==> run a <==
==> flow/design.v <==
module CRC(
input           clk,         
input           rst_n,       
input  [23:0]   Din,         
input           valid,       
input  [15:0]   size,        
output [14:0]   checksum,    
output          done         
);
reg [5:0] shift_count;       
reg [5:0] limit;             
wire [1:0] extra;            
wire [4:0] offset;           
wire finish;                 
reg [15:0] crc;                                    
localparam [15:0] polynomial = 16'b1100010110011001;      
reg CS, NS;
parameter IDLE = 1'b0, FIND = 1'b1;
always @(posedge clk or negedge rst_n)
begin
 if(~rst_n)
  CS <= IDLE;
 else CS <= NS;
end
always @(posedge clk)
begin
 case(CS)
  IDLE:
  begin
   crc <= (valid) ? (Din >> offset) : 16'hffff;             
   shift_count <= 0;
  end
  FIND:
  begin
  if(crc[15] == 1'b0)                                              
  begin                                                            
   if(shift_count < offset)                                        
    crc <= {crc[14:0],Din[offset - (shift_count + 6'd1)]};            
   else crc <= crc << 1;
   shift_count <= shift_count + 6'd1;
  end
  else crc <= crc ^ polynomial;                                    
  end
 endcase
end
always @(*)
begin
 limit = 6'd15 + offset;
 case(CS)
  IDLE:
  begin
   if(valid)
    NS = FIND;
   else NS = IDLE;
  end
  FIND:
  begin
   if(finish)
    NS = IDLE;
   else NS = FIND;
  end
  default: NS = IDLE;
 endcase
end
assign extra = size[2:0] - 3'd2;
assign offset = {extra, 3'b000};
assign finish = ((shift_count == limit) && (crc[15] == 1'b0)) ? 1'b1 : 1'b0;
assign done = (CS == FIND) && finish;
assign checksum = crc[14:0];
endmodule
==> flow/run.sh <==
#!/bin/bash
# the make line also repeats each setting of config.mk as NAME=value (left out here)
make -C /OpenROAD-flow-scripts/flow DESIGN_CONFIG=/design/flow/config.mk WORK_HOME=/design/flow/orfs CLKGATE_MAP_FILE= finish
==> flow/config.mk <==
export PLATFORM = sky130hd
export DESIGN_NAME = CRC
export DESIGN_NICKNAME = CRC
export VERILOG_FILES = /design/flow/design.v
export SDC_FILE = /design/flow/constraint.sdc
export NUM_CORES = 4
export LEC_CHECK = 0
export CAP_MARGIN = 10
export CELL_PAD_IN_SITES_GLOBAL_PLACEMENT = 0
export CORE_ASPECT_RATIO = 1.82
export CORE_MARGIN = 7
export CORE_UTILIZATION = 40
export CTS_CLUSTER_DIAMETER = 239
export CTS_CLUSTER_SIZE = 47
export GPL_ROUTABILITY_DRIVEN = 0
export GPL_TIMING_DRIVEN = 1
export MAX_ROUTING_LAYER = met4
export MIN_ROUTING_LAYER = met2
export PLACE_DENSITY_LB_ADDON = 0.27
export SLEW_MARGIN = 20
==> flow/constraint.sdc <==
create_clock -name core_clock -period 5.5 [get_ports {clk}]
set_input_delay 1.1000 -clock core_clock [delete_from_list [all_inputs] [get_ports {clk}]]
set_output_delay 1.1000 -clock core_clock [all_outputs]
set_load 0.01 [all_outputs]
==> run b: changes against run a <==
Settings changed: ABC_AREA from default to 1, CAP_MARGIN 10 to 20, CELL_PAD_IN_SITES_DETAIL_PLACEMENT from default to 2, CELL_PAD_IN_SITES_GLOBAL_PLACEMENT 0 to default, CORE_ASPECT_RATIO 1.82 to default, CORE_MARGIN 7 to 6, CORE_UTILIZATION 40 to 39, CTS_CLUSTER_DIAMETER 239 to 163, CTS_CLUSTER_SIZE 47 to 38, GPL_ROUTABILITY_DRIVEN 0 to default, HOLD_SLACK_MARGIN from default to 0.06, PLACE_DENSITY_LB_ADDON 0.27 to 0.21, SLEW_MARGIN 20 to 40, TNS_END_PERCENT from default to 95.
==> flow/constraint.sdc (replaced) <==
create_clock -name core_clock -period 3.76 [get_ports {clk}]
set_input_delay 0.7520 -clock core_clock [delete_from_list [all_inputs] [get_ports {clk}]]
set_output_delay 0.7520 -clock core_clock [all_outputs]
set_load 0.01 [all_outputs]
==> run c: changes against run a <==
Settings changed: ABC_AREA from default to 1, CAP_MARGIN 10 to 20, CELL_PAD_IN_SITES_GLOBAL_PLACEMENT 0 to default, CORE_ASPECT_RATIO 1.82 to default, CORE_MARGIN 7 to 2, CORE_UTILIZATION 40 to 72, CTS_CLUSTER_DIAMETER 239 to 295, CTS_CLUSTER_SIZE 47 to 46, GPL_ROUTABILITY_DRIVEN 0 to default, GPL_TIMING_DRIVEN 1 to default, MAX_ROUTING_LAYER met4 to default, MIN_ROUTING_LAYER met2 to default, PLACE_DENSITY_LB_ADDON 0.27 to 0.1, SETUP_SLACK_MARGIN from default to 0.54.
==> flow/constraint.sdc (replaced) <==
create_clock -name core_clock -period 1.86 [get_ports {clk}]
set_input_delay 0.3720 -clock core_clock [delete_from_list [all_inputs] [get_ports {clk}]]
set_output_delay 0.3720 -clock core_clock [all_outputs]
set_load 0.01 [all_outputs]
==> notes <==
Run a went through all stages and came out clean. Run b passed the timing, design-rule and antenna checks. Run c did not get past global placement (3_3_place_gp), error FLW-0024.
Between run b and run a, the lower count of clock-buffer cells in the layout is in run a (gap 1).
Critical path depth: run a is lower than run b (2).
Against run b, the first-iteration DRC count of run a is lower by 34%.
Die size: run c < run b < run a.
Against run a, the clock skew of run b is higher by 6.8 ps.
Cell count: run b is higher than run a (about 33%).
Against run a, the sequential power of run b is higher by 55%.
Between run b and run a, the lower register-to-register slack is in run b (gap 1500 ps).
In run b the via count is larger than in run a, by about 40%.
In synthesized cell count, run c and run b do not differ.
Synthesized area is the same in run c and run b.
==> figures <==
Result of the run: run c stopped before the end; run a finished clean; run b finished clean
Stage where the flow stopped: run c global placement (3_3_place_gp); run a -; run b -
Distinct cell type count after synthesis: run c 31; run a 40; run b 31
Antenna violations before repair: run c -; run a 0; run b 0
Total die size: run c 0.00303 mm²; run a 0.00670 mm²; run b 0.00663 mm²
Switching share of power: run c -; run a 40.6%; run b 54.4%
Worst setup EP type: run c -; run a output port; run b output port
Post-DP HPWL: run c -; run a 3800 µm; run b 5970 µm
Number of warnings the tools reported: run c -; run a 40; run b 41
Max-area cell share: run c 22.4%; run a 23.2%; run b 22.4%
Total vias in the final route: run c -; run a 2131; run b 2980
Number of buffers added on ports: run c -; run a 44; run b 44
Count of multi-input combinational gates: run c -; run a 137; run b 190
Number of cells on the worst reg-to-reg path: run c -; run a 7; run b 15
Slew margin rel.: run c -; run a 53.6%; run b 54.8%
Avg Inst Size Synth: run c 6.86 µm²; run a 9.39 µm²; run b 6.86 µm²
Vias in the first global route: run c -; run a 2293; run b 3488
Mux share of post-synthesis cell area: run c 0%; run a 17.3%; run b 0%
Global Route met2 Usage: run c -; run a 28.6%; run b 52.9%
Cell Rows: run c 18; run a 32; run b 24
Met1 WL: run c -; run a 0 µm; run b 0 µm
Seq group: run c -; run a 410 µW; run b 634 µW
Placed standard-cell area: run c -; run a 0.00216 mm²; run b 0.00225 mm²
Total global routing overflow: run c -; run a 0; run b 0
Power and IR drop assume default switching activity.
